==> inputs of v38 <==
// conv
module conv(
           input Aclk,
           input rst,
           input [7:0] Xin,
           input [7:0] Kin,
           output reg [7:0] Rout,
           output reg result_done
       );
Settings: LEC_CHECK=0, CAP_MARGIN=0, CORE_ASPECT_RATIO=0.92, CORE_MARGIN=2, CORE_UTILIZATION=72, CTS_CLUSTER_SIZE=51, HOLD_SLACK_MARGIN=0.3, PLACE_DENSITY_LB_ADDON=0.0, SETUP_SLACK_MARGIN=1.83, SLEW_MARGIN=20, TNS_END_PERCENT=65; clock period 6.5 ns.
run.sh (not shown) runs the stock make flow with config.mk's settings and CLKGATE_MAP_FILE=.
==> inputs of v2, as changes to v38 <==
Settings changed: CAP_MARGIN 0 to 20, CORE_ASPECT_RATIO 0.92 to unset, CORE_UTILIZATION 72 to 52, CTS_CLUSTER_SIZE 51 to unset, HOLD_SLACK_MARGIN 0.3 to unset, PLACE_DENSITY_LB_ADDON 0.0 to unset, SETUP_SLACK_MARGIN 1.83 to unset, TNS_END_PERCENT 65 to unset.
==> flow/constraint.sdc (replaced) <==
create_clock -name core_clock -period 4.88 [get_ports {Aclk}]
set_input_delay 0.9760 -clock core_clock [delete_from_list [all_inputs] [get_ports {Aclk}]]
set_output_delay 0.9760 -clock core_clock [all_outputs]
set_load 0.01 [all_outputs]
==> notes <==
In flip-flop count, v2 and v38 do not differ.
Against v38, the worst setup slack of v2 is worse by 1.6 ns.
Between v2 and v38, the lower utilization is in v2 (gap 21 points).
In synthesized cell count, v38 and v2 do not differ.
Synthesized area is the same in v2 and v38.
Of v2 and v38, v2 has the higher die size (gap about 38%, measured against v38).
Fmax: v2 is larger than v38 (about 0.6%).
v2 completed, yet does not pass: negative setup slack. v38 finished but failed the layout checks on negative setup slack.
In v2 the via count is lower than in v38, by 2.2%.
==> figures <==
| metric | v2 | v38 |
|---|---|---|
| Antenna violations before repair | 4 | 2 |
| Combinational gate area | 16000 µm² | 15900 µm² |
| Detail-routed via count per cell | 5.19 | 5.77 |
| Tap cell instance count | 532 | 372 |
| Slew margin rel. | 43.5% | 28.0% |
| Met3 wire len | 5.53 mm | 7.07 mm |
| Post-detailed-placement cell area | 24000 µm² | 23500 µm² |
| Met1 track demand over resource | 42.6% | 54.1% |
| Non-Filler Instances | 3036 | 2797 |
| Final core occ | 61.7% | 83.1% |
| Status | failed layout checks | failed layout checks |
| Violated checks | negative setup slack | negative setup slack |
| Core area | 40600 µm² | 29200 µm² |
| Met2 routed WL | 30.1 mm | 27.7 mm |
| Vias | 15800 | 16100 |
| Worst-case hold slack | 0.478 ns | 0.509 ns |
| GR met2 Demand/Resource | 52.1% | 67.4% |
| Post-CTS Setup Inserts | 19 | 2 |

* * *

==> violet: inputs <==
Starting RTL as in the previous note.
export LEC_CHECK = 0
export CAP_MARGIN = 20
export CORE_MARGIN = 2
export CORE_UTILIZATION = 69
export CTS_CLUSTER_DIAMETER = 252
export CTS_CLUSTER_SIZE = 100
export SETUP_SLACK_MARGIN = 1.87
export SLEW_MARGIN = 20
export TNS_END_PERCENT = 10
create_clock -name core_clock -period 10.0 [get_ports {Aclk}]
==> sierra: changes against violet <==
CORE_UTILIZATION = 72   (was 69)
CTS_CLUSTER_DIAMETER = not set   (was 252)
CTS_CLUSTER_SIZE = not set   (was 100)
PLACE_DENSITY = 0.4   (was not set)
SETUP_SLACK_MARGIN = not set   (was 1.87)
TNS_END_PERCENT = 15   (was 10)
==> flow/constraint.sdc (replaced) <==
create_clock -name core_clock -period 5.62 [get_ports {Aclk}]
set_input_delay 1.1240 -clock core_clock [delete_from_list [all_inputs] [get_ports {Aclk}]]
set_output_delay 1.1240 -clock core_clock [all_outputs]
set_load 0.01 [all_outputs]
==> cedar: changes against violet <==
CORE_UTILIZATION = 64   (was 69)
CTS_CLUSTER_DIAMETER = not set   (was 252)
CTS_CLUSTER_SIZE = not set   (was 100)
SETUP_SLACK_MARGIN = 1.85   (was 1.87)
TNS_END_PERCENT = not set   (was 10)
==> flow/constraint.sdc (replaced) <==
create_clock -name core_clock -period 6.99 [get_ports {Aclk}]
set_input_delay 1.3980 -clock core_clock [delete_from_list [all_inputs] [get_ports {Aclk}]]
set_output_delay 1.3980 -clock core_clock [all_outputs]
set_load 0.01 [all_outputs]
==> lagoon: changes against violet <==
CORE_UTILIZATION = 63   (was 69)
CTS_CLUSTER_DIAMETER = not set   (was 252)
CTS_CLUSTER_SIZE = not set   (was 100)
SETUP_SLACK_MARGIN = not set   (was 1.87)
TNS_END_PERCENT = not set   (was 10)
==> flow/constraint.sdc (replaced) <==
create_clock -name core_clock -period 7.85 [get_ports {Aclk}]
set_input_delay 1.5700 -clock core_clock [delete_from_list [all_inputs] [get_ports {Aclk}]]
set_output_delay 1.5700 -clock core_clock [all_outputs]
set_load 0.01 [all_outputs]
==> summary of the runs <==
- sierra completed, yet does not pass: negative setup slack. lagoon produced a clean layout. cedar completed with no timing, DRC or antenna violations. violet completed with no timing, DRC or antenna violations.
- In flip-flop count, violet and cedar do not differ.
- The highest global-route usage belongs to sierra, the lowest to lagoon.
- Against violet, the count of clock-buffer cells in the layout of cedar is lower by 2.
